== job 3690 ==
==> flow/design.v <==
module mdc (clk, rst_n, start, A, B, out, done);
input clk, rst_n, start;
input [7:0] A, B;
output reg [7:0] out;
output reg done;
reg [1:0] state;
reg [7:0] A_aux, B_aux;
localparam IDLE = 2'b00;
localparam SUBTRACT = 2'b01;
localparam FINISHED = 2'b10;
always @(posedge clk or negedge rst_n) begin
    if (!rst_n) begin
        state <= IDLE;
        out <= 0;
        done <= 0;
    end else begin
        done <= 0;
        case (state)
            IDLE: begin
                state <= IDLE;
                if (start) begin
                    state <= SUBTRACT;
                    A_aux <= A;
                    B_aux <= B;
                end
            end
            SUBTRACT: begin
                state <= SUBTRACT;
                if (A_aux > B_aux)
                    A_aux <= A_aux - B_aux;
                else if (B_aux > A_aux)
                    B_aux <= B_aux - A_aux;
                else
                    state <= FINISHED;
            end
            FINISHED: begin
                state <= IDLE;
                done <= 1;
                out <= A_aux;
            end
            default: state <= IDLE;
        endcase
    end
end
endmodule
clock: 2.15 ns
lec_check: 0
cap_margin: 20
core_margin: 2
core_utilization: 67
cts_buf_list: sky130_fd_sc_hd__clkbuf_16
hold_slack_margin: 0.3
slew_margin: 20
run.sh (not shown) runs the stock make flow with config.mk's settings and CLKGATE_MAP_FILE=.
As the logs show, job 3690 stopped at global routing after a tool error, so it never reached the end of the flow.
Relative to job 3690, the following input files were edited for job 9268:
- HOLD_SLACK_MARGIN removed (was 0.3)
- CORE_UTILIZATION changed from 67 to 40
- the clock period (ns, I/O delays scaled along) changed from 2.15 to 4.0
Results
- Job 3690 is listed as incomplete: the tool reported an error in global routing and the run ended there.
- Job 9268: PASS, flow complete, no timing, DRC or antenna violations
- Re chip area in the Yosys report: no difference whatsoever between job 9268 and job 3690.
- Re share of async-settable or async-resettable flops after synthesis: no difference whatsoever between job 9268 and job 3690.
- Sort job 3690 and job 9268 by effective utilization at floorplan desc -> top: job 3690
- Floorplan die area grows by more than half when moving from job 3690 to job 9268.
- When job 9268 is set beside job 3690, its height of the die turns out to be 16 um larger.
- Per the comparison of job 9268 with job 3690, multiplexer share of the synthesized area comparable, count of instances resized after the clock tree is built down 8.
- Per the comparison of job 9268 with job 3690, placed wire-length estimate now smaller, overall die width now larger, site row count now larger.
Input changes introduced in job 4312 (baseline for comparison: job 9268):
- setting CTS_CLUSTER_DIAMETER to 304 for the first time
- setting HOLD_SLACK_MARGIN to 0.23 for the first time
- setting GPL_ROUTABILITY_DRIVEN to 1 for the first time
- changing CORE_MARGIN from 2 to 4
- setting GPL_TIMING_DRIVEN to 0 for the first time
- setting CORE_ASPECT_RATIO to 0.9 for the first time
- changing SLEW_MARGIN from 20 to 15
- setting TNS_END_PERCENT to 40 for the first time
- changing CAP_MARGIN from 20 to 15
- changing CORE_UTILIZATION from 40 to 43
- setting PLACE_DENSITY_LB_ADDON to 0.02 for the first time
## What came out
Changes observed in job 4312 relative to job 9268: proportion of power drawn by the clock network down 0.4 points; global-route usage flat; delay of the slowest cell on the worst path up 0.15 ns. Summary of job 4312 over job 9268: total via count in the routed design increased 92; final core area utilization increased 4.0 points; area growth from synthesis to layout increased 1.5 points; setup slack after placement decreased 0.34 ns; average cell area after synthesis essentially unchanged. Between job 4312 and job 9268, non-clock buffer count is higher for job 4312, job 9268 comes in under that. Comparing job 4312 and job 9268, design area is higher on job 4312.
diff inputs: job 4312 => job 7273
- a deleted TNS_END_PERCENT that had been 40
- a deleted CTS_CLUSTER_DIAMETER that had been 304
- a deleted GPL_TIMING_DRIVEN that had been 0
- a deleted PLACE_DENSITY_LB_ADDON that had been 0.02
- a deleted CORE_ASPECT_RATIO that had been 0.9
- a change of CORE_MARGIN from 4 to 2
- a deleted GPL_ROUTABILITY_DRIVEN that had been 1
- a change of SLEW_MARGIN from 15 to 20
- a change of CORE_UTILIZATION from 43 to 66
- a deleted HOLD_SLACK_MARGIN that had been 0.23
- a change of CAP_MARGIN from 15 to 0
- a change of the clock period (ns, I/O delays scaled along) from 4.0 to 2.2
--- outcome ---
- Job 4312 → job 7273: routability congestion estimate +8.9%, die area went down, placed instance count fell 20.
- Job 7273 did not finish; the tool stopped in clock tree synthesis with error DPL-0033.
Changes in job 389 relative to job 7273:
- a change of CAP_MARGIN from 0 to 20
- a change of CORE_UTILIZATION from 66 to 31
- a change of the clock period (ns, I/O delays scaled along) from 2.2 to 2.85
### Flow results
Job 389: PASS, flow complete, no timing, DRC or antenna violations
Job 389 vs job 7273 — total placed instance area dropped by a few percent
Summary: with job 7273 as the reference, placer's final routability congestion estimate in job 389 moved down by a little under 10%.
Cell count after placement grows by more than 10% when moving from job 7273 to job 389.
Job 7273 fits on a die that is smaller than the die of job 389.
Diff job 389..job 7273 | count of instantiated cells in the yosys netlist | unchanged
Final HPWL from detailed placement delta for job 389 relative to job 7273: 490 um lower
Job 389 vs. job 7273: height of the chip went up; initial cell density of the core went down.
Input-level comparison between job 4154 and job 389:
- a change of CORE_UTILIZATION from 31 to 43
- an added HOLD_SLACK_MARGIN of 0.23
- a change of the clock period (ns, I/O delays scaled along) from 2.85 to 4.0
## What came out
On period utilization, the higher figure sits with job 389, not job 4154. Changes observed in job 4154 relative to job 389: quantity of I/O buffers inserted on ports was more or less identical, total placed cells including tap cells went down by 29. Job 389 -> job 4154: maximum frequency from static timing analysis decreased by more than 10%. Job 4154 ends up with lower final cell count than job 389 does. Delta(logic gate share of total power, job 4154 - job 389) < 0. The sequential share of layout area reported for job 4154 is greater than that of job 389 by 0.84 points. sky130_fd_sc_hd__edfxtp_1 as the cell with the biggest individual delay on the critical path was reported by job 389, and sky130_fd_sc_hd__a21oi_1 by job 4154. Job 4154 ends up with a layout-stage area growth over the synthesis result that is 3.1 points lower than in job 389. Re mean post-synth cell area: no difference whatsoever between job 4154 and job 389.
Power and IR drop assume default switching activity.
